## flow/design.v

```verilog
module HW3_FPMUL_754SP(Clk, Rst, St, FPmplier, FPmcand, Done, Ovf, Unf, FPproduct);
	input Clk, Rst, St;
	input [31:0] FPmplier, FPmcand;
	output reg [31:0] FPproduct;
	output reg Ovf, Unf, Done;
	wire [47:0] mult_out;
	wire [8:0] expo_out;		 
	reg [22:0] F;
	reg [8:0] E, E_biased;
	reg S;
	reg [1:0] state;
	assign mult_out = ({1'b1, FPmplier[22:0]}) * ({1'b1, FPmcand[22:0]});
	assign expo_out = (FPmplier[30:23] - 8'd127) + (FPmcand[30:23] - 8'd127);
	always @ (posedge Clk)	begin
		Done <= 1'b0;
		Ovf <= 1'b0;
		Unf <= 1'b0;
		if(Rst == 1'b1) begin
			state <= 2'b00;
		end
		else
		case(state)
			0: begin
				if(St == 1'b0)
					state <= 2'b00;
				else
					state <= 2'b01;
			end
			1: begin
				state <= 2'b10;
				S <= FPmplier[31] ^ FPmcand[31];
				if(FPmplier == 32'b0 || FPmcand == 32'b0) begin
					E <= 9'b0;
					E_biased <= 9'b0;
					F <= mult_out[45:23];
				end
				else if(mult_out[47] == 1'b1) begin
					E <= expo_out + 9'b1;
					E_biased <= expo_out + 9'd128;
					F <= mult_out[46:24];
				end
				else begin
					E <= expo_out;
					E_biased <= expo_out + 9'd127;
					F <= mult_out[45:23];
				end
			end
			2: begin
				state <= 2'b0;
				Done <= 1'b1;
				if(E_biased > 8'b11111110)
					Ovf <= 1'b1;
				if(E_biased < 8'b00000001)
					Unf <= 1'b1;
				FPproduct <= {S, E_biased[7:0], F};
			end
			default: begin
				if(St == 1'b0)
					state <= 2'b00;
				else
					state <= 2'b01;
			end
		endcase
	end
endmodule
```

## flow/run.sh

```bash
#!/bin/bash
# the make line also repeats each setting of config.mk as NAME=value (left out here)
make -C /OpenROAD-flow-scripts/flow DESIGN_CONFIG=/design/flow/config.mk WORK_HOME=/design/flow/orfs CLKGATE_MAP_FILE= finish
```

## flow/config.mk

```make
export PLATFORM = sky130hd
export DESIGN_NAME = HW3_FPMUL_754SP
export DESIGN_NICKNAME = HW3_FPMUL_754SP
export VERILOG_FILES = /design/flow/design.v
export SDC_FILE = /design/flow/constraint.sdc
export NUM_CORES = 4
export LEC_CHECK = 0
export CAP_MARGIN = 15
export CELL_PAD_IN_SITES_DETAIL_PLACEMENT = 2
export CORE_ASPECT_RATIO = 1.27
export CORE_MARGIN = 10
export CORE_UTILIZATION = 25
export PLACE_DENSITY_LB_ADDON = 0.28
export SETUP_SLACK_MARGIN = -0.31
export SLEW_MARGIN = 20
export TNS_END_PERCENT = 90
```

## flow/constraint.sdc

```tcl
create_clock -name core_clock -period 5.46 [get_ports {Clk}]
set_input_delay 1.0920 -clock core_clock [delete_from_list [all_inputs] [get_ports {Clk}]]
set_output_delay 1.0920 -clock core_clock [all_outputs]
set_load 0.01 [all_outputs]
```

==> results.txt, run 1 <==
Results of the full flow below.

Status:
- The run finished, with violations left.
- The violated checks flagged are negative setup slack.

Synth:
- Summing the areas of all xor and xnor instances in the mapped netlist gives 1.55% of the synthesized area.
- For this run, the leading register cell type out of synthesis is sky130_fd_sc_hd__edfxtp_1.
- The run gives the yosys cell count as 2355.
- Per the synthesis report, the dominant area consumer among library cells is sky130_fd_sc_hd__fa_1.
- The run gives the post-synthesis async set-or-reset flop share as 0%.
- Among the non-sequential cells, adder cells take the most area.
- The run gives the netlist area before placement as 21800 um^2.
- The run puts the share of synthesized cell area in full adder, half adder and majority cells at 55.0%.
- The run gives the post-synthesis area per instance as 9.24 um^2.
- Counting flops and latches in the post-synthesis netlist gives 71.
- By count the netlist is led by sky130_fd_sc_hd__inv_1, sky130_fd_sc_hd__fa_1, sky130_fd_sc_hd__nand2_1.
- For this run the top cell type by instance count after synthesis was sky130_fd_sc_hd__inv_1.
- After synthesis, the cell types taking the most area are sky130_fd_sc_hd__fa_1, sky130_fd_sc_hd__ha_1, sky130_fd_sc_hd__inv_1.
- The run gives the number of instances in the synthesized netlist as 2355.
- The run gives the fraction of the mapped netlist area in compound gates as 4.77%.
- The run puts the number of different library cells in the post-synthesis netlist at about 66.
- The run gives the area share of the largest cell type after synthesis as around 44%.
- The synthesized netlist has a Yosys-reported chip area of roughly 22000 um^2.
- The run gives the number of enable flip-flop cells as 65.
- The run gives the count of warnings emitted by yosys as 1.
- For reference, the mux area share after synthesis is 0.955%.
- The run gives the sequential-to-total area share from yosys stat as roughly a tenth.
- The synthesized netlist devotes 15.9% of its cell area to simple gates.
- The run gives the floorplan net count as about 3100.

Critical path:
- The run puts the sum of buffers and inverters on the critical path at 8.
- The report shows a maximum critical-path fanout of 5.
- The capture point of the worst register-to-register path is recorded as Unf$_SDFF_PN0_.
- The run gives the logic depth of the worst setup path including buffers as 25.
- The critical path starts at FPmplier[1].
- The run gives the longest individual stage delay on the worst path as 780 ps.
- STA puts the critical path data required time at about 5600 ps.
- The run puts the setup slack of the most critical reg-to-reg path at 3810 ps.
- The critical path is of the in2reg type.
- The run gives the critical path's slowest cell as sky130_fd_sc_hd__fa_1.
- The launch point of the worst register-to-register path is recorded as state[1]$_DFF_P_.
- The capture point of the critical path was reported as F[21]$_DFFE_PP_.
- The cell family contributing the most delay on the critical path is adder cells.
- The run puts the length in cells of the worst reg-to-reg path at 4.
- STA classifies the critical path startpoint as a primary input.
- The run gives the kind of end point of the critical path as a flop.
- The run gives the most frequent cell on the critical path as sky130_fd_sc_hd__fa_1.
- The arrival time of data at the worst endpoint is listed as 8470 ps.

Routing:
- The script parses the final routing iteration and logs DRC violations as 0.
- Before antenna repair, the detailed router went through 7 iterations.
- Once detail routing completed, the nets flagged for antenna violations numbered 0.
- In the post-route report, total wirelength is listed as about 120000 um.
- The run puts the number of vias per cell after detailed routing at 5.18.
- The run puts the average wire length per cell after detail routing at 31.5 um.
- The final route contains 20300 vias.
- Detailed-route iteration 0 reported a violation count of 1453.

Cells and area:
- Between the synthesized netlist and the finished layout, the area growth was recorded as 37.4%.
- The run puts the final design area excluding fillers at roughly 30000 um^2.
- At the end of the flow, the number of nets in the layout was 3538.
- The final layout report lists a filler cell count of about 9300.

Global routing:
- The run puts the total routing usage reported by global routing at 21.2%.
- Global routing finished with a remaining overflow of 0.
- The run puts the pin count of the biggest net entering global routing at 35.
- The run gives the number of antenna violations at the first check in global routing as 4.
- The run gives the number of global-route vias before repair as 24100.
- The run gives the global-route wire length before repair as ~160000 um.

Floorplanning:
- The run puts the I/O pin count at ~100.
- The run puts the area enclosed by the die boundary at 99300 um^2.
- The run gives the core footprint as 86000 um^2.
- The run gives the y dimension of the die as 352 um.
- The die is approximately 280 um wide.
- According to the floorplan log, the row count is 121.
- The run gives the share of the core filled by cells before placement as 25.3%.

Flow run:
- The run puts the max-cap violation count at 0.
- The run gives the number of logged tool warnings as 30.

Placement:
- The run puts the placed standard-cell area at ~27000 um^2.
- The run puts the number of buffers inserted by port buffering at 101.
- The run gives the HPWL after detailed placement as 74600 um.
- The run gives the final weighted congestion of routability-driven global placement as 0.863.
- Before CTS, the worst setup slack after placement is -3260 ps.

Clock network:
- The run gives the CTS sink count as ~71.
- In the CTS report, the clock slew at the register clock pins of the worst setup and hold paths is listed as 60 ps.
- The cell sitting at the root of the clock tree is a sky130_fd_sc_hd__clkbuf_16.
- The run gives the clock latency on the worst-skew pair as 350 ps.
- The post-CTS hold buffer count recorded in the log is 0.
- The run gives the CTS H-tree depth as 3.
- The run puts the number of buffers created by CTS at 9.
- The run gives the maximum count of clock buffers along a single path as 2.
- The run gives the TritonCTS clock tree as built.

Timing:
- Timing would allow up to 119 MHz.
- The run puts the total count of hold-check failures in the final report at 0.
- The run gives the count of final setup violators as 32.
- The run gives the setup clock skew after layout as 13.7 ps.
- The run puts the post-route worst setup slack at -2920 ps.
- Looking at the max-slew report, the worst-margin pin has a slew of about 1200 ps.
- The run gives the worst hold margin as approximately 420 ps.
- The run gives the clock period minus worst slack as 8380 ps.
- The run gives the max-slew violation count as 0.
- Dividing the final minimum period by the clock period gives 154%.
- Setup repair after global routing could not meet its margin everywhere.
- The run puts the total negative slack at -89410 ps.
- The run gives the worst relative slew slack as 20.0%.

Worst hold path:
- The worst hold path was traced through 0 stages.
- Looking at the hold checks, the worst path lands on FPproduct[31]$_DFFE_PP_.
- The launch point of the worst min-delay path is recorded as S$_DFFE_PP_.
- The most critical min-delay path falls under reg2reg.
==> through the flow <==
step	cells	utilization [%]
after global routing	3917	34.7
final	3917	34.7
after global placement	3785	31.7
after CTS	3893	33.9
after floorplan	2355	-
after detailed placement	3785	31.7
==> repair_timing <==
| item | in CTS | in global routing |
|---|---|---|
| buffers inserted | 89 | 38 |
| resized | 326 | 231 |
| setup endpoints to repair | 32 | 32 |
| pin swaps | 73 | 126 |
| gates cloned | 15 | 2 |
==> layer usage <==
layer | global-route usage, % | vias to the layer above | part of all wire (%)
li1 | - | 7929 | -
met1 | 21.1 | 10600 | 33
met2 | 39.8 | 1121 | 51
met3 | 2.88 | 641 | 6.2
met4 | 14.3 | 2 | 10
met5 | 0 | - | 0.0089
==> layout make-up <==
class | count | area (um^2) | area share, %
Multi-Input combinational cell | 1579 | 18400 | 61.6
Timing Repair Buffer | 541 | 5460 | 18.3
Inverter | 602 | 2270 | 7.60
Sequential cell | 71 | 2070 | 6.93
Clock buffer | 9 | 225 | 0.754
Antenna cell | 1 | 2.50 | 0.00837
Clock inverter | 7 | 72.6 | 0.243
Tap cell | 1107 | 1390 | 4.64
==> inputs of run 2 (changes only) <==
Settings changed: CAP_MARGIN 15 to 20, CELL_PAD_IN_SITES_DETAIL_PLACEMENT 2 to unset, CORE_ASPECT_RATIO 1.27 to unset, CORE_MARGIN 10 to 2, CORE_UTILIZATION 25 to 68, CTS_CLUSTER_SIZE set to 35, PLACE_DENSITY_LB_ADDON 0.28 to unset, SETUP_SLACK_MARGIN -0.31 to unset, TNS_END_PERCENT 90 to unset.
Clock period 5.46 ns to 7.7 ns, I/O delays scaled along.
==> run 2 against run 1 <==
Net effect:
- the run now fails in 5_1_grt
- synthesized area unchanged
- synthesized cell count unchanged
- die area down 66%
==> results.txt, run 2 <==
Figures from the flow reports.

Status:
- The flow did not finish.
- Per the run summary, the flow got no further than 5_1_grt.
- The tool reported: "[ERROR GRT-0232] Routing congestion too high. Check the congestion heatmap in the GUI".

Floorplanning:
- The run puts the area enclosed by the die boundary at 33400 um^2.
- After floorplanning, the core was divided into 65 placement rows.
- The total area inside the core boundary comes to 31600 um^2.
- The run puts the y dimension of the die at 183 um.
- The run gives the share of the core filled by cells before placement as 68.9%.
- Pin placement for this block handled 102 I/O pins.
- The run puts the width of the die at roughly 180 um.

Synth:
- The run gives the multiplexer fraction of the synthesized cell area as 0.955%.
- The run puts the chip area in the Yosys report at roughly 22000 um^2.
- The run puts the sequential-to-total area share from yosys stat at 9.52%.
- In the synthesized netlist the async set-or-reset flop fraction comes to 0%.
- Looking at area per cell type in the netlist, the leader is sky130_fd_sc_hd__fa_1.
- The run puts the number of enable flip-flop cells at 65.
- The run gives the flip-flop cell with the highest count after synthesis as sky130_fd_sc_hd__edfxtp_1.
- The run gives the number of different library cells in the post-synthesis netlist as approximately 66.
- The cell-mix breakdown from Yosys lists the adder-cell area share as 55.0%.
- The run puts the simple-gate share of the synthesized area at 15.9%.
- Of the total synthesized cell area, the portion taken by XOR and XNOR cells is 1.55%.
- The run gives the dominant non-sequential cell family after synthesis as adder cells.
- The run gives the count of warnings emitted by yosys as 1.
- The commonest cells after synthesis are sky130_fd_sc_hd__inv_1, sky130_fd_sc_hd__fa_1, sky130_fd_sc_hd__nand2_1.
- The run gives the area share of the largest cell type after synthesis as between 40% and 50%.
- The run puts the netlist area before placement at 21800 um^2.
- The run puts the post-synthesis area per instance at ~9.2 um^2.
- The run gives the synthesized flop and latch total as 71.
- The run puts the number of instances in the synthesized netlist at 2355.
- The run gives the floorplan net count as 3089.
- For reference, compound AND-OR and OR-AND cells occupy about 4.8% of the area reported after synthesis.
- The run gives the yosys cell count as 2355.
- In the post-synthesis netlist, the biggest area contributors are sky130_fd_sc_hd__fa_1, sky130_fd_sc_hd__ha_1, sky130_fd_sc_hd__inv_1.
- The run gives the most frequent cell after synthesis as sky130_fd_sc_hd__inv_1.

Placement:
- The run puts the HPWL after detailed placement at 53500 um.
- The placement summary gives the final routability congestion estimate as 0.983.
- The placement report lists the number of port buffers as 101.
- Setup slack on the worst path after placement came out at -1320 ps.
- The post-placement cell area is approximately 26000 um^2.

Clock network:
- In this run the deepest clock path goes through 2 buffers.
- The run gives the CTS sink count as 71.
- Per the CTS log, the maximum H-tree level is 3.
- The run gives the cell chosen for the clock root as sky130_fd_sc_hd__clkbuf_16.
- The run puts the number of buffers created by CTS at 9.

Global routing:
- The run gives the total routing usage reported by global routing as around four fifths.
- The total overflow left after global routing is 255.
==> run 2: through the flow <==
stage                     std cells  util [%]
after floorplan                2355         -
after global placement         3067      82.7
after detailed placement       3067      82.7
after CTS                      3230      91.8
==> run 2: repair_timing <==
item | 4_1_cts
endpoints found under the setup margin | 32
resized | 387
hold buffers | 0
pin swaps | 159
setup buffers | 130
gates cloned | 19
==> run 2: per-layer routing <==
metal  GRT usage (%)  overflow
met1            77.3         4
met2            97.6       148
met3            69.2        11
met4            83.4        92
met5            38.2         0
==> inputs of run 3 (changes only) <==
Settings changed: ABC_AREA set to 0, CAP_MARGIN 20 to 0, CELL_PAD_IN_SITES_DETAIL_PLACEMENT set to 0, CORE_UTILIZATION 68 to 72, CTS_CLUSTER_DIAMETER set to 285, CTS_CLUSTER_SIZE 35 to 21, MAX_ROUTING_LAYER set to met5, PLACE_DENSITY set to 0.66, SETUP_SLACK_MARGIN set to 2.14, SLEW_MARGIN 20 to 15, TNS_END_PERCENT set to 95.
Clock period 7.7 ns to 8.26 ns, I/O delays scaled along.
==> run 3 against run 2 <==
Net effect:
- the flow again stops in 5_1_grt
- synthesized cell count is the same
- die area down 5.4%
- synthesized area unchanged
==> results.txt, run 3 <==
Figures from the flow reports.

Status:
- The flow did not finish.
- The run gives the last stage the flow got to as 5_1_grt.
- The tool reported: "[ERROR GRT-0116] Global routing finished with congestion. Check the congestion regions in the DRC Viewer".

Placement:
- The run gives the number of buffers inserted by port buffering as 101.
- The run gives the HPWL after detailed placement as 53800 um.
- The run gives the final weighted congestion of routability-driven global placement as 0.982.

Clock network:
- The root buffer cell chosen for the clock tree is sky130_fd_sc_hd__clkbuf_16.
- The run gives the number of buffers created by CTS as 9.
- The run gives the maximum count of clock buffers along a single path as 2.
- The clock tree has to reach 71 sinks.
- The clock H-tree reported by CTS has 3 levels.
- For this design, the CTS-stage hold fixing added 0 buffers.

Synth:
- The run puts the simple-gate share of the synthesized area at 15.9%.
- The run gives the area share of the largest cell type after synthesis as 44.4%.
- The run gives the largest area contributor in the synthesized netlist as sky130_fd_sc_hd__fa_1.
- Summing the areas of all fa, ha and maj instances in the mapped netlist gives 55.0% of the synthesized area.
- The run puts the multiplexer fraction of the synthesized cell area at 0.955%.
- The run puts the fraction of the mapped netlist area in compound gates at 4.77%.
- In this run, synthesis inferred 65 flip-flops with an integrated enable.
- By instance count, the leading cell after synthesis is sky130_fd_sc_hd__inv_1.
- The run gives the post-synthesis area per instance as 9.24 um^2.
- Ranked by instance count, the synthesized netlist is headed by sky130_fd_sc_hd__inv_1, sky130_fd_sc_hd__fa_1, sky130_fd_sc_hd__nand2_1.
- The run puts the xor-xnor portion of the synthesized cell area at 1.55%.
- The run gives the netlist area before placement as 21800 um^2.
- The run puts the number of instances in the synthesized netlist at roughly 2400.
- The run gives the number of different library cells in the post-synthesis netlist as 66.
- Grouping non-sequential cells by family puts the most area in adder cells.
- The run puts the sequential-to-total area share from yosys stat at under 10%.
- Counting flops and latches in the post-synthesis netlist gives around 70.
- For this run, the leading register cell type out of synthesis is sky130_fd_sc_hd__edfxtp_1.
- Yosys stat counts 2355 cells in the synthesized netlist.
- By area the synthesized netlist is led by sky130_fd_sc_hd__fa_1, sky130_fd_sc_hd__ha_1, sky130_fd_sc_hd__inv_1.
- For this run, the chip area from Yosys synthesis comes to about 22000 um^2.
- The run gives the floorplan net count as 3089.
- The run gives the count of warnings emitted by yosys as 1.
- Of all flip-flops after synthesis, the portion carrying an async set or reset was 0%.

Floorplanning:
- The run gives the width of the die as 178 um.
- The die covers ~32000 um^2.
- The run puts the share of the core filled by cells before placement at 73.2%.
- The initialized floorplan defines 63 standard-cell rows.
- The run puts the I/O pin count at between 100 and 150.
- The run gives the core footprint as 29700 um^2.
- The run puts the y dimension of the die at about 180 um.

Global routing:
- The run puts the total routing usage reported by global routing at 75.2%.
- The run puts the remaining global-route overflow at 5.
==> run 3: routing by layer <==
metal | track usage [%] | overflow
met1 | 72.9 | 0
met2 | 90.9 | 2
met3 | 64.3 | 1
met4 | 72.5 | 2
met5 | 38.3 | 0
==> run 3: stage by stage <==
stage               cells  setup WS [ps]  utilization (%)  cell area [um^2]
detailed placement   3021           -782             86.8             25800
global placement     3021           -629             86.8             25800
floorplan            2355            471                -             22400
CTS                  3181           99.8             94.9             28200
==> run 3: timing repair <==
| item | in CTS |
|---|---|
| endpoints found under the setup margin | 32 |
| pin swaps | 110 |
| resized | 282 |
| buffers inserted | 125 |
| cloned | 19 |
==> inputs of run 4 (changes only) <==
Settings changed: ABC_AREA 0 to unset, CAP_MARGIN 0 to 20, CELL_PAD_IN_SITES_DETAIL_PLACEMENT 0 to unset, CORE_UTILIZATION 72 to 58, CTS_CLUSTER_DIAMETER 285 to unset, CTS_CLUSTER_SIZE 21 to unset, MAX_ROUTING_LAYER met5 to unset, PLACE_DENSITY 0.66 to unset, SETUP_SLACK_MARGIN 2.14 to unset, SLEW_MARGIN 15 to 20, TNS_END_PERCENT 95 to unset.
Clock period 8.26 ns to 7.06 ns, I/O delays scaled along.
==> run 4 against run 3 <==
Net effect:
- synthesized area is the same
- synthesized cell count unchanged
- the layout now fails its checks (negative setup slack)
- die area grew 24%
==> results.txt, run 4 <==
Results of the full flow below.

Status:
- The run finished, with violations left.
- The checks that failed were negative setup slack.

Clock network:
- The run puts the number of buffers created by CTS at 9.
- Per the CTS log, the buffer count on the longest clock path is 2.
- At the later pin of the worst-skew pair, clock insertion delay measures approximately 340 ps.
- Looking at the clock tree report, the root buffer type is sky130_fd_sc_hd__clkbuf_16.
- The run gives the CTS H-tree depth as 3.
- The run puts the clock transition at the registers of the reported paths at 60 ps.
- The clock net in this run drives a total of roughly 71 sinks.
- The run gives the TritonCTS clock tree as built.
- The run puts the total of hold buffers inserted after clock tree synthesis at 0.

Placement:
- The run puts the final weighted congestion of routability-driven global placement at 0.964.
- The run gives the post-placement cell count as 3106.
- The run gives the number of buffers inserted by port buffering as 101.
- The run puts the HPWL after detailed placement at approximately 52000 um.
- The run gives the worst setup slack before clock tree synthesis as -1780 ps.
- The run puts the placed standard-cell area at approximately 26000 um^2.

Worst hold path:
- The run puts the worst hold path cell count at 0.
- Checking hold timing, the worst path is listed with class reg2reg.
- The run gives the endpoint with the worst hold slack as FPproduct[5]$_DFFE_PP_.
- The run gives the source of the worst hold timing path as F[5]$_DFFE_PP_.

Timing:
- The run gives the max-slew violation count as 0.
- The run puts the worst hold margin at 410 ps.
- The run puts the upper clock frequency limit at 127 MHz.
- The run puts the slew at the pin closest to its max-slew limit at slightly above 1000 ps.
- The run puts the total negative slack at -23150 ps.
- The run gives the setup clock skew after layout as 10.5 ps.
- The run gives the post-route clock period utilization as 111%.
- The run gives the worst relative slew slack as a little under a third.
- After layout, the worst setup slack is -811 ps.
- The run puts the clock period minus worst slack at 7870 ps.
- The run gives the count of final setup violators as 32.
- Setup repair after global routing could not meet its margin everywhere.
- The run gives the total count of hold-check failures in the final report as 0.

Critical path:
- The timing report shows the most common cell along the critical path to be sky130_fd_sc_hd__fa_1.
- The run puts the biggest fanout along the worst timing path at 10.
- Counting cells, the worst reg-to-reg path comes to 4.
- The run gives the arrival time of data at the critical path endpoint as approximately 8000 ps.
- According to the timing report, the critical path is captured at F[15]$_DFFE_PP_.
- The worst setup path is launched from a primary input.
- The timing report lists the critical path depth as 26 cells.
- The run puts the sum of buffers and inverters on the critical path at 9.
- The launch point of the critical path was reported as FPmplier[11].
- The run puts the worst path required time at around 7200 ps.
- The run gives the kind of end point of the critical path as a flop.
- The run gives the critical setup path kind as in2reg.
- Among all stages on the critical path, the largest delay is contributed by sky130_fd_sc_hd__fa_1.
- The run puts the setup slack of the most critical reg-to-reg path at 5690 ps.
- In this run the critical register-to-register path is launched from state[1]$_DFF_P_.
- Looking at the reg2reg group, the worst path ends at Unf$_SDFF_PN0_.
- The run gives the gate family responsible for the most delay along the worst path as adder cells.
- The run puts the longest individual stage delay on the worst path at 580 ps.

Floorplanning:
- The run gives the y dimension of the die as between 150 and 200 um.
- The run puts the width of the die at 198 um.
- The run gives the share of the core filled by cells before placement as between 50% and 60%.
- The core region is 36800 um^2.
- The run gives the standard-cell row count as 70.
- The die covers 39100 um^2.
- The run puts the I/O pin count at 102.

Synth:
- The run gives the area share of the largest cell type after synthesis as 44.4%.
- The run gives the most frequent cell after synthesis as sky130_fd_sc_hd__inv_1.
- The most used flip-flop cell after synthesis is sky130_fd_sc_hd__edfxtp_1.
- Sequential elements use 9.52% of the synthesized area.
- The run gives the number of different library cells in the post-synthesis netlist as around 66.
- Yosys reports that the most numerous cell types are sky130_fd_sc_hd__inv_1, sky130_fd_sc_hd__fa_1, sky130_fd_sc_hd__nand2_1.
- Warnings reported by Yosys during synthesis add up to 1.
- The run gives the netlist area before placement as between 20000 and 25000 um^2.
- The run puts the yosys cell count at 2355.
- The run puts the floorplan net count at 3089.
- The run puts the simple-gate share of the synthesized area at around 16%.
- The run puts the number of enable flip-flop cells at 65.
- Synthesis produced a netlist whose cell count is roughly 2400.
- The run gives the post-synthesis async set-or-reset flop share as 0%.
- In the synthesis report, Yosys lists the chip area as about 22000 um^2.
- The run gives the largest area contributor in the synthesized netlist as sky130_fd_sc_hd__fa_1.
- The run gives the multiplexer fraction of the synthesized cell area as less than 1%.
- The run gives the fraction of the mapped netlist area in compound gates as ~4.8%.
- A synthesized cell averages 9.24 um^2.
- In the synthesized netlist, the dominant kind of combinational cell is adder cells.
- The run gives the xor-xnor portion of the synthesized cell area as between 1.5 and 2%.
- The main area contributors are sky130_fd_sc_hd__fa_1, sky130_fd_sc_hd__ha_1, sky130_fd_sc_hd__inv_1.
- The run gives the synthesized flop and latch total as 71.
- The run gives the share of synthesized cell area in full adder, half adder and majority cells as between 50% and 60%.

Cells and area:
- The run gives the layout overhead on the synthesized area as 36.5%.
- Measured on the finished design, the core utilization comes to 80.7%.
- The run gives the tally of non-filler cells in the final layout as 3283.
- The run gives the final layout net count as 3543.
- The run puts the final design area excluding fillers at 29700 um^2.

Routing:
- The run puts the post-detailed-route DRC marker count at 0.
- Wires add up to 77200 um.
- The run gives the detailed-routing iteration count for the pre-antenna-repair pass as 6.
- The run gives the number of design-rule violations left by the first detailed-router iteration as 1412.
- The script logs the mean routed wire length per placed instance as 23.5 um.
- The run puts the post-route antenna net violation count at 0.
- The run puts the number of vias per cell after detailed routing at 5.72.
- The detailed router placed 18800 vias in this run.

Flow run:
- The run gives the max-cap violation count as 0.
- The run puts the number of logged tool warnings at 32.

Global routing:
- The run puts the number of antenna violations at the first check in global routing at 3.
- The run gives the pin count of the biggest net entering global routing as 35.
- The run puts the remaining global-route overflow at 0.
- For this run, the total global-route usage over all layers was measured as slightly above 40%.
- The run puts the number of global-route vias before repair at 20600.
- The run gives the global-route wire length before repair as 117000 um.
## run 4: what timing repair did
item                                    in CTS  in global routing
buffers inserted                           113                 14
gates cloned                                37                  0
endpoints found under the setup margin      32                 32
gates resized                              434                116
pin swaps                                  131                 71
## run 4: area by class of cell
| type | instances | area [um^2] |
|---|---|---|
| Clock buffer | 10 | 229 |
| Clock inverter | 6 | 61.3 |
| Antenna cell | 1 | 2.50 |
| Multi-Input combinational cell | 1580 | 18400 |
| Tap cell | 468 | 586 |
| Sequential cell | 71 | 2070 |
| Fill cell | 2354 | 7090 |
| Inverter | 602 | 2270 |
| Timing Repair Buffer | 545 | 6080 |
## run 4: routing by layer
layer | global-route usage [%] | vias to the layer above | part of all wire [%]
met5 | 0 | - | 0
met4 | 28.5 | 0 | 8.9
met3 | 9.85 | 386 | 10
met2 | 66.0 | 1017 | 46
met1 | 48.9 | 9413 | 35
li1 | - | 7958 | -
==> inputs of run 5 (changes only) <==
Settings changed: CORE_UTILIZATION 58 to 40.
Clock period 7.06 ns to 5.09 ns, I/O delays scaled along.
==> run 5 against run 4 <==
Net effect:
- still fails the layout checks on negative setup slack
- synthesized area is the same
- die area grew 44%
- global-route usage shrank 15 points
- register-to-register slack lost 2300 ps
- synthesized cell count is the same
- final area shrank 1.9%
- clock skew shrank 6.2 ps
- hold slack gained 8.1 ps
- core utilization shrank 27 points
- critical endpoint is now F[22]$_DFFE_PP_
- highest routed layer unchanged
==> results.txt, run 5 <==
Results of the full flow below.

Worst hold path:
- The run gives the source of the worst hold timing path as F[1]$_DFFE_PP_.
- The run gives the type of the tightest min-delay check as reg2reg.
- STA shows the worst min-delay path finishing at FPproduct[1]$_DFFE_PP_.
- The worst hold path was traced through 0 stages.

Timing:
- The run puts the worst relative slew slack at about a third.
- The run gives the count of final setup violators as 32.
- After layout, the setup clock skew is reported as 4.25 ps.
- Of the available clock period, the critical path in the final layout requires 147%.
- The run gives the max-slew violation count as 0.
- Counting I/O delays and the setup requirement, the final critical path takes about 7500 ps.
- The run gives the slew at the pin closest to its max-slew limit as about 1000 ps.
- The run gives the worst hold margin as 418 ps.
- The run gives the total count of hold-check failures in the final report as 0.
- Setup repair after global routing could not meet its margin everywhere.
- The run gives the upper clock frequency limit as 134 MHz.
- The run puts the post-route worst setup slack at -2380 ps.

Clock network:
- The run puts the clock latency on the worst-skew pair at around 330 ps.
- The run puts the clock transition at the registers of the reported paths at 60 ps.
- In this run, CTS created clock tree buffers numbering 9.
- CTS placed an instance of sky130_fd_sc_hd__clkbuf_16 at the clock tree root.
- The clock drives 71 sinks.
- The run gives the total of hold buffers inserted after clock tree synthesis as 0.
- The run gives the TritonCTS clock tree as built.
- The run puts the maximum count of clock buffers along a single path at 2.
- The run puts the CTS H-tree depth at 3.

Placement:
- The run gives the final weighted congestion of routability-driven global placement as 0.912.
- The run gives the HPWL after detailed placement as 54200 um.
- The run gives the number of buffers inserted by port buffering as 101.

Global routing:
- The run puts the total routing usage reported by global routing at 26.4%.
- The run gives the global-route wire length before repair as 112000 um.
- The run gives the number of antenna violations at the first check in global routing as 1.
- The run gives the remaining global-route overflow as 0.
- The run gives the fraction of met3 tracks used by global routing as 4.53%.
- The run gives the most heavily used metal layer in global routing as met2.
- The number of global-route vias before repair came to 19300.
- The run puts the pin count of the biggest net entering global routing at 35.
- Routing resource usage on met2 recorded by global route was between 40% and 50%.
- The run puts the global routing met1 resource utilization at 35.1%.

Synth:
- The run puts the area share of the largest cell type after synthesis at roughly 44%.
- Among all flip-flop cells after synthesis, the most frequent one is sky130_fd_sc_hd__edfxtp_1.
- The run gives the multiplexer fraction of the synthesized cell area as 0.955%.
- The run gives the chip area in the Yosys report as 21800 um^2.
- The synthesized netlist devotes 55.0% of its cell area to adder and majority cells.
- sky130_fd_sc_hd__inv_1 is the most common cell in the netlist.
- The synthesized netlist was found by Yosys to have 2355 cells.
- The biggest area contributor in the post-synthesis netlist is sky130_fd_sc_hd__fa_1.
- The run gives the number of different library cells in the post-synthesis netlist as 66.
- The run gives the count of warnings emitted by yosys as 1.
- The run gives the post-synthesis async set-or-reset flop share as 0%.
- The run gives the post-synthesis area per instance as 9.24 um^2.
- After synthesis, the cell types taking the most area are sky130_fd_sc_hd__fa_1, sky130_fd_sc_hd__ha_1, sky130_fd_sc_hd__inv_1.
- For reference, the top logic cell family by area is adder cells.
- The run puts the simple-gate share of the synthesized area at between 10% and 20%.
- The run gives the netlist area before placement as 21800 um^2.
- For reference, the top cells by count after synthesis are sky130_fd_sc_hd__inv_1, sky130_fd_sc_hd__fa_1, sky130_fd_sc_hd__nand2_1.
- The run gives the number of enable flip-flop cells as 65.
- Synthesis handed over a netlist of 2355 instances.
- The run gives the sequential-to-total area share from yosys stat as under 10%.
- For reference, XOR and XNOR gates occupy under 10% of the area reported after synthesis.
- In this run, the synthesized area fraction spent on AND-OR/OR-AND gates is recorded as roughly 4.8%.
- The run puts the synthesized flop and latch total at 71.
- When the netlist entered floorplanning its net count stood at roughly 3100.

Critical path:
- The capture point of the worst register-to-register path is recorded as Unf$_SDFF_PN0_.
- Per STA, the worst path accumulates the most delay in the family adder cells.
- The run gives the sum of buffers and inverters on the critical path as 8.
- The number of cells on the worst reg-to-reg path is 3.
- The run puts the logic depth of the worst setup path including buffers at 26.
- The run puts the arrival time of data at the critical path endpoint at 7550 ps.
- The run gives the element type at the critical path start as a primary input.
- The run gives the longest individual stage delay on the worst path as about 590 ps.
- The run gives the most frequent cell on the critical path as sky130_fd_sc_hd__fa_1.
- The worst register-to-register path begins at state[1]$_DFF_P_.
- The run gives the biggest fanout along the worst timing path as 7.
- STA classifies the critical path endpoint as a flop.
- The capture point of the critical path was reported as F[22]$_DFFE_PP_.
- The timing report gives the worst reg2reg path a setup slack of roughly 3400 ps.
- The OpenROAD report gives the critical path a required time of 5170 ps.
- The most critical setup path has its startpoint at FPmcand[0].
- The timing report shows that the slowest cell on the worst path is sky130_fd_sc_hd__fa_1.
- The run gives the critical setup path kind as in2reg.

Cells and area:
- The run puts the final layout net count at 3508.
- The run gives the number of fill cells in the layout as 4689.
- The run gives the area of combinational cells with multiple inputs as 18100 um^2.
- The run puts the layout overhead on the synthesized area at 33.9%.
- The run puts the core occupancy in the finished layout at a little over half.
- The sequential cells in the finished layout cover a total of 2070 um^2.

Floorplanning:
- The run puts the y dimension of the die at 237 um.
- In this run the count of I/O pins placed on the die edge is slightly above 100.
- The initial utilization of the core area, before any placement, comes to about two fifths.
- The run gives the area enclosed by the die boundary as 56300 um^2.
- The floorplan step set the die width to 237 um.
- The run gives the core footprint as roughly 54000 um^2.
- The run puts the standard-cell row count at ~85.

Flow run:
- The run gives the number of logged tool warnings as 30.
- The run reported a max-capacitance violation count of 0.

Routing:
- The detailed router finished its first iteration with 1292 violations.
- After detailed routing, the number of remaining DRC violations is 0.
- Per the detail_route report, vias per standard cell equal 5.15.
- Wires add up to ~73000 um.
- The routed layout has 17900 vias.
- The routed design ends up with an antenna cell count of 0.
- The first detailed-routing pass took 5 iterations.
- The run gives the average wire length per cell after detail routing as 21.1 um.
- The detail route stage leaves a number of antenna-violating nets equal to 0.

Status:
- The run finished, with violations left.
- The checks that failed: negative setup slack.
-- run 5: area by class of cell --
type / count / area share (%)
Sequential cell: 71 / 7.11
Inverter: 602 / 7.86
Tap cell: 696 / 2.99
Timing Repair Buffer: 511 / 19.0
Multi-Input combinational cell: 1579 / 62.0
Clock buffer: 9 / 0.773
Clock inverter: 7 / 0.271
-- run 5: layer usage --
metal  routed length [um]  share of wire (%)  vias up
met5                    0                  0        -
met4                 3860                5.3        0
met3                 6220                8.5      176
met2                33300                 45      827
met1                29800                 41     9018
li1                     -                  -     7873
-- run 5: per-stage QoR --
stage | std cells | cell area [um^2] | TNS [ps] | setup WS (ps)
final | 3475 | 29100 | -71020 | -2380
after global routing | 3475 | 29100 | -76740 | -2550
after CTS | 3454 | 28600 | -70260 | -2310
after detailed placement | 3353 | 26400 | -97270 | -3200
after global placement | 3353 | 26400 | -95050 | -3190
after floorplan | 2355 | 22400 | -62520 | -2060
-- run 5: what timing repair did --
item,in CTS,in global routing
buffers inserted,56,20
gates cloned,29,3
gates resized,357,136
pin swaps,93,42
setup endpoints to repair,32,32
==> inputs of run 6 (changes only) <==
Settings changed: ABC_AREA set to 1, CORE_UTILIZATION 40 to 68, CTS_CLUSTER_DIAMETER set to 373, PLACE_DENSITY set to 0.4.
Clock period 5.09 ns to 9.23 ns, I/O delays scaled along.
==> run 6 against run 5 <==
Net effect:
- the run now finishes clean
- clock-buffer cell count stayed put
- synthesized cell count is 29% higher
- cell count rose by 3.5%
- final area decreased by 12%
- first-iteration DRC count increased by 33%
- sequential share of layout area rose by 0.98 points
- register-to-register slack improved by 4100 ps
- core utilization up 22 points
- flip-flop count did not move
==> results.txt, run 6 <==
Results of the full flow below.

Synth:
- The run gives the chip area in the Yosys report as ~23000 um^2.
- The run gives the synthesized flop and latch total as 71.
- The run gives the fraction of the mapped netlist area in compound gates as 2.65%.
- The run gives the netlist area before placement as 23400 um^2.
- The run puts the share of synthesized cell area in full adder, half adder and majority cells at 51.1%.
- The synthesized design devotes to its leading area cell type 41.2% of total area.
- In the synthesized netlist, the dominant kind of combinational cell is adder cells.
- The most common cell in the synthesized netlist is sky130_fd_sc_hd__inv_1.
- The run puts the number of instances in the synthesized netlist at 3049.
- Yosys stat counts ~3000 cells in the synthesized netlist.
- The run gives the simple-gate share of the synthesized area as 19.1%.
- The run puts the post-synthesis area per instance at 7.68 um^2.
- The run puts the number of different library cells in the post-synthesis netlist at 35.
- The run puts the count of warnings emitted by yosys at 1.
- Among all flip-flop cells after synthesis, the most frequent one is sky130_fd_sc_hd__edfxtp_1.
- When the netlist entered floorplanning its net count stood at 3783.
- Summing the areas of all xor and xnor instances in the mapped netlist gives 0.711% of the synthesized area.
- The run gives the number of enable flip-flop cells as 65.
- The run gives the sequential-to-total area share from yosys stat as 8.85%.
- Ranked by total cell area, the synthesized netlist is headed by sky130_fd_sc_hd__fa_1, sky130_fd_sc_hd__inv_1, sky130_fd_sc_hd__nand2_1.
- The run puts the multiplexer fraction of the synthesized cell area at 0%.
- The run gives the post-synthesis async set-or-reset flop share as 0%.
- sky130_fd_sc_hd__fa_1 takes more of the synthesized area than any other cell.
- Yosys reports that the most numerous cell types are sky130_fd_sc_hd__inv_1, sky130_fd_sc_hd__nand2_1, sky130_fd_sc_hd__fa_1.

Critical path:
- The run gives the capture point of the critical path as F[22]$_DFFE_PP_.
- The worst setup path is launched from a primary input.
- The run gives the critical path's slowest cell as sky130_fd_sc_hd__clkdlybuf4s50_1.
- The run gives the kind of end point of the critical path as a flop.
- According to the timing report, the arrival time at the worst endpoint equals 8850 ps.
- The run gives the worst path required time as 9350 ps.
- The run gives the longest individual stage delay on the worst path as 850 ps.
- The run gives the critical setup path kind as in2reg.
- The run puts the logic depth of the worst setup path including buffers at 31.
- In this run the critical register-to-register path is launched from state[1]$_DFF_P_.
- Setup slack on the worst reg-to-reg path comes out at 7520 ps.
- The run gives the destination of the worst register-to-register timing path as Unf$_SDFF_PN0_.
- The run gives the biggest fanout along the worst timing path as 23.
- The critical path contains buffers and inverters numbering 11 combined.
- The run gives the length in cells of the worst reg-to-reg path as 4.
- Broken down by cell family, the worst path's largest delay share belongs to adder cells.
- The most critical setup path has its startpoint at FPmcand[8].
- The cell that appears most often on the critical path is sky130_fd_sc_hd__inv_1.

Timing:
- The run gives the count of final setup violators as 0.
- The run gives the post-route clock period utilization as 94.6%.
- In this run the tightest slew margin relative to its limit is 29.8%.
- The run gives the post-route worst setup slack as 499 ps.
- The run puts the total count of hold-check failures in the final report at 0.
- The run gives the slew at the pin closest to its max-slew limit as approximately 1100 ps.
- The final layout reports a setup TNS of 0 ps.
- The run gives the setup clock skew after layout as ~18 ps.
- Setup repair after global routing left no endpoint under its margin.
- The worst path needs 8730 ps of the cycle, external delays included.
- The run puts the max-slew violation count at 0.
- The highest clock rate this design can be run at is ~110 MHz.

Clock network:
- The clock net in this run drives a total of 71 sinks.
- The run gives the TritonCTS clock tree as built.
- The run puts the number of buffers created by CTS at 9.
- The run puts the clock latency on the worst-skew pair at 360 ps.
- The run gives the clock transition at the registers of the reported paths as 70 ps.
- In this run, post-CTS hold repair placed 0 buffers.
- The run puts the post-CTS repair timing setup buffer count at 0.
- The run gives the CTS H-tree depth as 3.
- The run puts the maximum count of clock buffers along a single path at 2.
- Post-CTS repair ended up resizing 0 cells.
- The tree is rooted in a sky130_fd_sc_hd__clkbuf_16.

Routing:
- The run gives the post-route antenna net violation count as 0.
- After detailed routing, the number of remaining DRC violations is 0.
- The routed design has 63300 um of wire.
- The run puts the number of design-rule violations left by the first detailed-router iteration at 1722.
- The run gives the average wire length per cell after detail routing as 17.6 um.
- The run puts the via count at 19400.
- The run gives the number of vias per cell after detailed routing as 5.38.
- The run puts the detailed-routing iteration count for the pre-antenna-repair pass at 6.

Global routing:
- Global routing finished with a remaining overflow of 0.
- Routing resource usage on met2 recorded by global route was 61.9%.
- The run puts the number of global-route vias before repair at 20500.
- The run gives the total routing usage reported by global routing as 37.7%.
- The run puts the global-route wire length before repair at 105000 um.
- Global routing consumed, on the met1 layer, roughly 51% of the routing resources.
- The run gives the most heavily used metal layer in global routing as met2.
- The run puts the pin count of the biggest net entering global routing at 35.
- The run gives the fraction of met3 tracks used by global routing as 6.95%.
- The number of antenna violations at the first check in global routing came to 2.

Placement:
- At the placement stage, the worst setup path has a slack of around 230 ps.
- Once placement finished, the instance area stood at approximately 25000 um^2.
- The run gives the final weighted congestion of routability-driven global placement as 1.00.
- The run puts the HPWL after detailed placement at about 54000 um.
- The run gives the post-placement cell count as 3577.
- The placement report lists the number of port buffers as between 100 and 150.

Worst hold path:
- The worst hold path passes through 0 cells.
- In this run the worst hold path is classified as reg2reg.
- The run gives the endpoint with the worst hold slack as FPproduct[1]$_DFFE_PP_.
- The worst hold path begins at F[1]$_DFFE_PP_.

Floorplanning:
- The run puts the core footprint at ~34000 um^2.
- The run gives the area enclosed by the die boundary as 35900 um^2.
- Per the OpenROAD floorplan log, the width of the die is around 190 um.
- According to the I/O placement log, the pin count is 102.
- For this configuration, the core starts out at a cell density of a little under 70%.
- The run gives the standard-cell row count as 67.
- The run puts the y dimension of the die at roughly 190 um.

Flow run:
- The run gives the max-cap violation count as 0.
- Summing over the stages, the warning tally comes to 29.

Cells and area:
- With fillers left out, the area of the finished cells amounts to 25600 um^2.
- The run puts the number of fill cells in the layout at about 2600.
- Per the run report, area growth between synthesis and finish was 9.33%.
- According to the finish report, the design has a final net count of 3874.
- The finished layout holds 3595 standard cells, fillers aside.

Status:
- The run finished with no timing, DRC or antenna violations.
## run 6: per-stage QoR
stage	utilization [%]	hold slack [ps]
3_5_place_dp	75.0	405
4_1_cts	75.9	414
3_3_place_gp	75.0	406
5_1_grt	75.9	414
2_1_floorplan	-	400
6_report	75.9	411
## run 6: per-layer routing
layer	wire (um)	part of all wire, %	vias up
li1	-	-	8775
met1	24800	39	9417
met2	30000	47	998
met3	6280	9.9	162
met4	2230	3.5	0
met5	0	0	-
## run 6: cell type report
type / count / area, um^2 / share of cell area, %
sequential: 71 / 2070 / 8.10
clock buffer: 9 / 225 / 0.880
clock inverter: 7 / 73.8 / 0.288
inverter: 978 / 3670 / 14.3
antenna: 2 / 5.00 / 0.0196
tap: 448 / 561 / 2.19
timing repair buffer: 190 / 1750 / 6.86
multi-input combinational: 1890 / 17200 / 67.3
==> inputs of run 7 (changes only) <==
Settings changed: ABC_AREA 1 to 0, CAP_MARGIN 20 to 0, CELL_PAD_IN_SITES_DETAIL_PLACEMENT set to 0, CORE_UTILIZATION 68 to 72, CTS_CLUSTER_DIAMETER 373 to 285, CTS_CLUSTER_SIZE set to 21, MAX_ROUTING_LAYER set to met5, PLACE_DENSITY 0.4 to unset, SLEW_MARGIN 20 to 15, TNS_END_PERCENT set to 95.
Clock period 9.23 ns to 6.74 ns, I/O delays scaled along.
==> run 7 against run 6 <==
Net effect:
- the flow now stops in 4_1_cts
- synthesized cell count fell by 23%
- synthesized area down 7.1%
- die area is 12% lower
==> results.txt, run 7 <==
Figures from the flow reports.

Status:
- The flow did not finish.
- The flow stopped in 4_1_cts.
- The first error in the log reads "[ERROR DPL-0033] detailed placement checks failed during check placement".

Floorplanning:
- In this run the vertical extent of the chip is between 150 and 200 um.
- According to the I/O placement log, the pin count is 102.
- Before placement the cells fill roughly three quarters of the core.
- The run gives the standard-cell row count as 63.
- The core region is 29700 um^2.
- The run puts the area enclosed by the die boundary at 31600 um^2.
- In this run the horizontal extent of the chip is roughly 180 um.

Placement:
- At the end of routability-driven placement, the weighted congestion stood at a little under 1.
- The run puts the HPWL after detailed placement at 53300 um.
- The run gives the number of buffers inserted by port buffering as 101.

Synth:
- The run puts the post-synthesis async set-or-reset flop share at 0%.
- The run puts the simple-gate share of the synthesized area at between 10% and 20%.
- Looking at the gate-level netlist, the highest instance count belongs to sky130_fd_sc_hd__inv_1.
- At floorplan, the net count of the design was reported as 3089.
- The run puts the yosys cell count at 2355.
- The run gives the flip-flop cell with the highest count after synthesis as sky130_fd_sc_hd__edfxtp_1.
- The run gives the dominant non-sequential cell family after synthesis as adder cells.
- Of the post-synthesis cell area, the dominant cell type holds around 44%.
- Counting instances in the post-synthesis netlist gives the leading cell types as sky130_fd_sc_hd__inv_1, sky130_fd_sc_hd__fa_1, sky130_fd_sc_hd__nand2_1.
- The run puts the fraction of the mapped netlist area in compound gates at under 10%.
- The run gives the netlist area before placement as about 22000 um^2.
- Sorting the synthesized cells by area gives the leading types as sky130_fd_sc_hd__fa_1, sky130_fd_sc_hd__ha_1, sky130_fd_sc_hd__inv_1.
- The run gives the number of instances in the synthesized netlist as around 2400.
- Per the synthesis report, the adder-cell share of the synthesized area is between 50 and 60%.
- The run puts the number of different library cells in the post-synthesis netlist at 66.
- Of the synthesized area, sequential elements account for 9.52%.
- The post-synth count of flops with an enable pin is 65.
- The run gives the synthesized flop and latch total as approximately 71.
- For this run, the number of Yosys warnings is 1.
- The run puts the xor-xnor portion of the synthesized cell area at about 1.6%.
- A synthesized cell averages between 9 and 10 um^2.
- The run puts the chip area in the Yosys report at 21800 um^2.
- The largest total area in the synthesized netlist belongs to sky130_fd_sc_hd__fa_1.
- The run gives the multiplexer fraction of the synthesized cell area as less than 1%.
run 7: through the flow:
stage                     setup WS [ps]  instances  TNS [ps]  instance area (um^2)  hold slack, ps
after detailed placement          -1990       3041    -57150                 26000             406
after global placement            -1900       3041    -54270                 26000             402
after floorplan                    -745       2355    -20280                 22400             400
==> inputs of run 8 (changes only) <==
Settings changed: ABC_AREA 0 to 1, PLACE_DENSITY set to 0.66, SETUP_SLACK_MARGIN set to -0.5.
Clock period 6.74 ns to 6.85 ns, I/O delays scaled along.
==> run 8 against run 7 <==
Net effect:
- the flow stops in 5_1_grt
- synthesized area is 7.6% higher
- die area is 7.4% higher
- synthesized cell count is 29% higher
==> results.txt, run 8 <==
Figures from the flow reports.

Floorplanning:
- The run gives the share of the core filled by cells before placement as just over 70%.
- For this design the top-level I/O count stands at between 100 and 150.
- The run gives the width of the die as 184 um.
- The run gives the y dimension of the die as 184 um.
- The run gives the area enclosed by the die boundary as 34000 um^2.
- The run puts the standard-cell row count at 66.
- The run puts the core footprint at ~32000 um^2.

Synth:
- Among the non-sequential cells, adder cells take the most area.
- After Yosys synthesis, and, or, nand and nor cells account for 19.1% of the synthesized area.
- Yosys instantiated no cell more often than sky130_fd_sc_hd__inv_1.
- The biggest area contributor in the post-synthesis netlist is sky130_fd_sc_hd__fa_1.
- The run gives the floorplan net count as 3783.
- The run gives the multiplexer fraction of the synthesized cell area as 0%.
- The run puts the count of warnings emitted by yosys at 1.
- The area recorded from the Yosys report for this design is roughly 23000 um^2.
- After synthesis, the most frequently instantiated cells are sky130_fd_sc_hd__inv_1, sky130_fd_sc_hd__nand2_1, sky130_fd_sc_hd__fa_1.
- The run gives the netlist area before placement as roughly 23000 um^2.
- The run gives the flip-flop cell with the highest count after synthesis as sky130_fd_sc_hd__edfxtp_1.
- The run gives the number of different library cells in the post-synthesis netlist as 35.
- The post-synth count of flops with an enable pin is ~65.
- In the Yosys report the total cell count is roughly 3000.
- The run gives the post-synthesis area per instance as 7.68 um^2.
- The run gives the fraction of the mapped netlist area in compound gates as 2.65%.
- The run gives the sequential-to-total area share from yosys stat as just under 9%.
- The run gives the synthesized flop and latch total as ~71.
- For reference, full adder, half adder and majority cells occupy 51.1% of the area reported after synthesis.
- The run gives the xor-xnor portion of the synthesized cell area as 0.711%.
- The run gives the post-synthesis async set-or-reset flop share as 0%.
- The run puts the number of instances in the synthesized netlist at 3049.
- After synthesis, the cell types taking the most area are sky130_fd_sc_hd__fa_1, sky130_fd_sc_hd__inv_1, sky130_fd_sc_hd__nand2_1.
- The run gives the area share of the largest cell type after synthesis as 41.2%.

Clock network:
- The run gives the CTS H-tree depth as 3.
- In this run the clock root is driven by a sky130_fd_sc_hd__clkbuf_16.
- TritonCTS created 9 clock buffers.
- The run gives the CTS sink count as 71.
- The run gives the maximum count of clock buffers along a single path as 2.

Placement:
- Buffers placed on the I/O ports in this run total 101.
- For this run the detailed placement stage logged an HPWL of 60500 um.
- The placement summary gives the final routability congestion estimate as about 0.96.
- The run gives the post-placement cell count as between 3000 and 4000.
- Logged for this run, the post-placement worst setup slack is -1430 ps.

Status:
- The run gives the last stage the flow got to as 5_1_grt.
- The flow did not finish.
- The tool reported: "[ERROR GRT-0232] Routing congestion too high. Check the congestion heatmap in the GUI".

Global routing:
- The run gives the remaining global-route overflow as 2.
- The run puts the total routing usage reported by global routing at 61.4%.
[run 8: metrics by stage]
step | utilization [%] | area, um^2 | TNS [ps]
after floorplan | - | 23400 | -14610
after global placement | 84.6 | 27300 | -37240
after detailed placement | 84.6 | 27300 | -42550
after CTS | 87.0 | 28100 | -14610
[run 8: metal layers]
layer,global-route usage [%],overflow
met5,6.37,0
met4,55.5,0
met3,36.3,0
met2,84.9,2
met1,64.9,0
[run 8: repair_timing]
action / in CTS
setup buffers: 39
hold buffers: 0
setup endpoints to repair: 32
gates resized: 270
pin swaps: 77
cloned: 8
==> inputs of run 9 (changes only) <==
Settings changed: ABC_AREA 1 to unset, CAP_MARGIN 0 to 20, CELL_PAD_IN_SITES_DETAIL_PLACEMENT 0 to unset, CORE_UTILIZATION 72 to 57, CTS_CLUSTER_DIAMETER 285 to unset, CTS_CLUSTER_SIZE 21 to unset, MAX_ROUTING_LAYER met5 to unset, PLACE_DENSITY 0.66 to unset, SETUP_SLACK_MARGIN -0.5 to unset, SLEW_MARGIN 15 to 20, TNS_END_PERCENT 95 to unset.
Clock period 6.85 ns to 4.69 ns, I/O delays scaled along.
==> run 9 against run 8 <==
Net effect:
- now fails the layout checks on negative setup slack
- synthesized area fell by 7.1%
- synthesized cell count fell by 23%
- die area rose by 17%
==> results.txt, run 9 <==
Results of the full flow below.

Status:
- The flow ran to the end, but the layout failed its checks.
- The report lists the violated layout checks as negative setup slack.

Timing:
- The run puts the post-route worst setup slack at -2740 ps.
- Setup repair after global routing could not meet its margin everywhere.
- The run gives the slew at the pin closest to its max-slew limit as 1070 ps.
- Of the available clock period, the critical path in the final layout requires 158%.
- Checking max transition, the worst relative margin is 28.4%.
- After layout, the setup clock skew is reported as around 7.5 ps.
- The run gives the max-slew violation count as 0.
- Summed over all failing endpoints, the final setup total negative slack is -82880 ps.
- The run gives the clock period minus worst slack as between 7000 and 8000 ps.
- The run puts the total count of hold-check failures in the final report at 0.
- Per the timing report, the achievable frequency comes out to approximately 130 MHz.
- The final timing report counts setup violations totalling 32.

Synth:
- The run gives the number of instances in the synthesized netlist as 2355.
- The main area contributors are sky130_fd_sc_hd__fa_1, sky130_fd_sc_hd__ha_1, sky130_fd_sc_hd__inv_1.
- The run puts the floorplan net count at 3089.
- The run gives the simple-gate share of the synthesized area as approximately 16%.
- Of the synthesized area, sequential elements account for around a tenth.
- The synthesis run identifies the leading combinational cell family as adder cells.
- The synth_stat.txt file lists the number of cells as 2355.
- In the synthesized netlist, the cells that appear most often are sky130_fd_sc_hd__inv_1, sky130_fd_sc_hd__fa_1, sky130_fd_sc_hd__nand2_1.
- After synthesis the cells add up to 21800 um^2.
- Summed over all instances, the cell type with the most area after synthesis is sky130_fd_sc_hd__fa_1.
- The run puts the xor-xnor portion of the synthesized cell area at 1.55%.
- The run gives the multiplexer fraction of the synthesized cell area as less than 1%.
- Warnings reported by Yosys during synthesis add up to 1.
- The run gives the area share of the largest cell type after synthesis as 44.4%.
- The run puts the fraction of the mapped netlist area in compound gates at 4.77%.
- The chip area line in the Yosys stat output reads 21800 um^2.
- The run gives the post-synthesis async set-or-reset flop share as 0%.
- The most used flip-flop cell after synthesis is sky130_fd_sc_hd__edfxtp_1.
- The run gives the number of different library cells in the post-synthesis netlist as about 66.
- The run gives the post-synthesis area per instance as slightly above 9 um^2.
- The run gives the most frequent cell after synthesis as sky130_fd_sc_hd__inv_1.
- Per the synthesis report, the adder-cell share of the synthesized area is between 50% and 60%.
- The run puts the synthesized flop and latch total at 71.
- The run gives the number of enable flip-flop cells as around 65.

Clock network:
- The run puts the CTS H-tree depth at 3.
- The run puts the number of buffers created by CTS at 9.
- The number of clock sinks came to 71.
- Clock tree synthesis selected as its root buffer the cell sky130_fd_sc_hd__clkbuf_16.
- The run puts the total of hold buffers inserted after clock tree synthesis at 0.
- The run puts the clock transition at the registers of the reported paths at 60 ps.
- The run gives the TritonCTS clock tree as built.
- The run puts the maximum count of clock buffers along a single path at 2.
- The run gives the clock latency on the worst-skew pair as 330 ps.

Routing:
- The run gives the detailed-routing iteration count for the pre-antenna-repair pass as 5.
- The run gives the number of design-rule violations left by the first detailed-router iteration as 1325.
- The run gives the via count as approximately 19000.
- The run gives the average wire length per cell after detail routing as about 23 um.
- The run gives the overall routed net length as 76700 um.
- The run puts the post-route antenna net violation count at 0.
- The run gives the number of vias per cell after detailed routing as 5.56.
- The run gives the post-detailed-route DRC marker count as 0.

Critical path:
- The run gives the destination of the worst register-to-register timing path as Unf$_SDFF_PN0_.
- The run gives the capture point of the critical path as F[22]$_DFFE_PP_.
- The worst setup path is captured at a flop.
- The most numerous cell type found on the critical path is sky130_fd_sc_hd__fa_1.
- STA classifies the critical path startpoint as a primary input.
- Grouping stages by cell kind, the critical path spends the most delay in adder cells.
- The run gives the longest individual stage delay on the worst path as 560 ps.
- The run puts the sum of buffers and inverters on the critical path at 9.
- The run gives the critical setup path kind as in2reg.
- STA puts the critical path data arrival time at 7510 ps.
- The run gives the worst path required time as 4780 ps.
- The run gives the startpoint of the most critical setup path as FPmcand[3].
- For the worst flop-to-flop path, the logic depth is 4.
- Per the STA report, the cell with the highest stage delay on the worst path is sky130_fd_sc_hd__fa_1.
- STA lists the maximum fanout along the critical path as 5.
- The run gives the origin of the critical flop-to-flop path as state[1]$_DFF_P_.
- The run gives the setup slack of the most critical reg-to-reg path as 3330 ps.
- The run puts the logic depth of the worst setup path including buffers at 27.

Global routing:
- The run gives the remaining global-route overflow as 0.
- The run puts the number of antenna violations at the first check in global routing at 2.
- The first global-routing pass estimated 115000 um of wire.
- The run puts the number of global-route vias before repair at 20500.
- Entering global routing, the biggest net connects 35 pins.
- The run puts the total routing usage reported by global routing at around 40%.

Placement:
- The run puts the worst setup slack before clock tree synthesis at -3540 ps.
- The run gives the final weighted congestion of routability-driven global placement as 0.907.
- The run puts the HPWL after detailed placement at around 53000 um.
- After detailed placement, the total cell area comes to 26300 um^2.
- Per the placement report, the placed cell count is 3168.
- The run gives the number of buffers inserted by port buffering as 101.

Cells and area:
- The run puts the layout overhead on the synthesized area at 39.7%.
- The run gives the core occupancy in the finished layout as slightly above 80%.
- The run gives the final layout net count as 3601.
- The run puts the final design area excluding fillers at ~30000 um^2.
- The run puts the tally of non-filler cells in the final layout at 3385.

Floorplanning:
- In this run the core area contains 71 standard-cell rows.
- The chip occupies a little under 40000 um^2.
- The run gives the y dimension of the die as 199 um.
- The run puts the core footprint at between 30000 and 40000 um^2.
- The run gives the I/O pin count as 102.
- The run puts the width of the die at 199 um.
- The run puts the share of the core filled by cells before placement at 57.8%.

Worst hold path:
- The run gives the worst hold path cell count as 0.
- Per the hold report, the tightest min-delay path originates at F[5]$_DFFE_PP_.
- The run gives the endpoint with the worst hold slack as FPproduct[5]$_DFFE_PP_.
- The min-delay analysis places its worst path in the category reg2reg.

Flow run:
- The logs give a warning total of 32.
- The run puts the max-cap violation count at 0.
==> run 9: layout make-up <==
type	count	area (um^2)
Clock buffer	9	225
Sequential cell	71	2070
Tap cell	511	639
Multi-Input combinational cell	1580	18600
Timing Repair Buffer	603	6510
Fill cell	2449	7280
Clock inverter	7	87.6
Antenna cell	2	5.00
Inverter	602	2290
==> run 9: per-stage QoR <==
step           hold slack (ps)
2_1_floorplan              400
3_3_place_gp               402
3_5_place_dp               405
4_1_cts                    416
5_1_grt                    423
6_report                   418
==> run 9: per-layer routing <==
metal | part of all wire [%] | vias to the layer above | track usage [%]
li1 | - | 8078 | -
met5 | 0.039 | - | 0
met4 | 7.8 | 4 | 24.4
met2 | 47 | 915 | 65.1
met3 | 9.6 | 328 | 9.84
met1 | 35 | 9489 | 46.5
==> run 9: what timing repair did <==
action | 4_1_cts | 5_1_grt
gates cloned | 31 | 3
setup endpoints to repair | 32 | 32
gates resized | 408 | 214
buffers inserted | 119 | 50
pin swaps | 115 | 139
==> inputs of run 10 (changes only) <==
Settings changed: ABC_AREA set to 0, CAP_MARGIN 20 to 0, CELL_PAD_IN_SITES_DETAIL_PLACEMENT set to 0, CORE_UTILIZATION 57 to 65, CTS_CLUSTER_DIAMETER set to 285, CTS_CLUSTER_SIZE set to 58, MAX_ROUTING_LAYER set to met5, PLACE_DENSITY set to 0.72, SLEW_MARGIN 20 to 15, TNS_END_PERCENT set to 20.
Clock period 4.69 ns to 5.62 ns, I/O delays scaled along.
==> run 10 against run 9 <==
Net effect:
- the layout still fails its checks (negative setup slack)
- cell count is 4.4% lower
- synthesized area stayed put
- synthesized cell count stayed put
==> results.txt, run 10 <==
Results of the full flow below.

Routing:
- The run gives the number of vias per cell after detailed routing as 5.99.
- The run gives the overall routed net length as 77200 um.
- The run puts the post-route antenna net violation count at 0.
- The run gives the post-detailed-route DRC marker count as 0.
- In the final routed layout, each cell accounts on average for 23.9 um.
- The first TritonRoute pass finished after 9 iterations.

Critical path:
- OpenSTA lists the critical path endpoint as F[18]$_DFFE_PP_.
- The endpoint identified for the worst register-to-register timing path is F[19]$_DFFE_PP_.
- The timing report shows that the slowest cell on the worst path is sky130_fd_sc_hd__fa_1.
- The kind of cell with the highest combined delay along the critical path is adder cells.
- The run puts the setup slack of the most critical reg-to-reg path at 4050 ps.
- The critical path starts at FPmplier[5].
- The run gives the logic depth of the worst setup path including buffers as 27.
- The run puts the longest individual stage delay on the worst path at 640 ps.
- The run gives the kind of end point of the critical path as a flop.
- The run puts the worst path required time at 5720 ps.
- The run puts the length in cells of the worst reg-to-reg path at 1.
- The run puts the sum of buffers and inverters on the critical path at 10.

Cells and area:
- The run puts the tally of non-filler cells in the final layout at 3236.
- The run puts the final layout net count at around 3500.

Synth:
- In this run the mean area of a mapped cell was 9.24 um^2.
- The run puts the netlist area before placement at 21800 um^2.
- Among the non-sequential cells, adder cells take the most area.
- The run puts the share of synthesized cell area in full adder, half adder and majority cells at 55.0%.
- The run gives the post-synthesis async set-or-reset flop share as 0%.
- The run puts the simple-gate share of the synthesized area at between 15 and 20%.
- The run gives the fraction of the mapped netlist area in compound gates as about 4.8%.
- Summing all multiplexer cells gives an area fraction of 0.955%.
- The run gives the flip-flop cell with the highest count after synthesis as sky130_fd_sc_hd__edfxtp_1.
- Per the post-synthesis report, the nets total 3089.
- After synthesis, the most frequently instantiated cells are sky130_fd_sc_hd__inv_1, sky130_fd_sc_hd__fa_1, sky130_fd_sc_hd__nand2_1.
- The run puts the sequential-to-total area share from yosys stat at 9.52%.
- Yosys reports a chip area of between 20000 and 25000 um^2.
- The run puts the count of warnings emitted by yosys at 1.
- The top cell type by area accounts for 44.4% of the synthesized area.

Clock network:
- The run gives the CTS sink count as between 70 and 80.
- The cell sitting at the root of the clock tree is a sky130_fd_sc_hd__clkbuf_16.
- The run puts the CTS H-tree depth at 3.
- The run gives the TritonCTS clock tree as built.
- The run puts the number of buffers created by CTS at 9.

Worst hold path:
- The run gives the endpoint with the worst hold slack as FPproduct[3]$_DFFE_PP_.
- For the worst min-delay path, the startpoint reported by OpenROAD is F[3]$_DFFE_PP_.

Timing:
- The run puts the post-route worst setup slack at -2430 ps.
- The run gives the count of final setup violators as 32.
- Headroom to the max-slew limit came out at slightly below 30%.
- The run gives the max-slew violation count as 0.
- The run gives the setup clock skew after layout as slightly above 8 ps.
- For this run, the top clock speed supported by timing is 124 MHz.

Global routing:
- The run gives the number of antenna violations at the first check in global routing as 6.
- The run puts the pin count of the biggest net entering global routing at 35.
- The run puts the total routing usage reported by global routing at 43.2%.
- The run gives the number of global-route vias before repair as 21200.
- The first global-routing pass estimated 114000 um of wire.

Placement:
- The run puts the final weighted congestion of routability-driven global placement at roughly 0.96.
- The run puts the worst setup slack before clock tree synthesis at -2840 ps.
- The run gives the post-placement cell count as 3104.
- The run puts the HPWL after detailed placement at 53100 um.
- The run puts the number of buffers inserted by port buffering at around 100.

Status:
- A clean result was blocked by negative setup slack.
- The flow ran to the end, but the layout failed its checks.

Floorplanning:
- The run gives the width of the die as 187 um.
- The floorplan has between 60 and 70 rows.
- The die covers 34900 um^2.
[run 10: final cells by class]
cell class              count  area, um^2
diodes                      2        5.00
clock buffers               9         225
clock inverters             7        87.6
fillers                  1677        4300
inverters                 602        2280
multi-input cells        1579       17900
flip-flops and latches     71        2070
well taps                 442         553
repair buffers            524        5320
[run 10: repair_timing]
item                                   in CTS  in global routing
gates cloned                               17                  2
buffers inserted                           67                 35
endpoints found under the hold margin       0                  0
setup endpoints to repair                  32                 32
resized                                   184                158
pin swaps                                  57                 62
[run 10: routing by layer]
| layer | track usage (%) | part of all wire, % | up-vias |
|---|---|---|---|
| li1 | - | - | 7901 |
| met1 | 50.4 | 32 | 9489 |
| met2 | 69.9 | 46 | 1433 |
| met3 | 13.0 | 13 | 560 |
| met4 | 27.5 | 9.1 | 8 |
| met5 | 0 | 0.076 | - |
[run 10: through the flow]
step / hold slack [ps] / utilization [%] / cell area (um^2)
2_1_floorplan: 400 / - / 22300
3_3_place_gp: 402 / 79.7 / 26100
3_5_place_dp: 405 / 79.7 / 26100
4_1_cts: 412 / 85.2 / 27900
5_1_grt: 420 / 86.9 / 28500
6_report: 410 / 86.9 / 28500
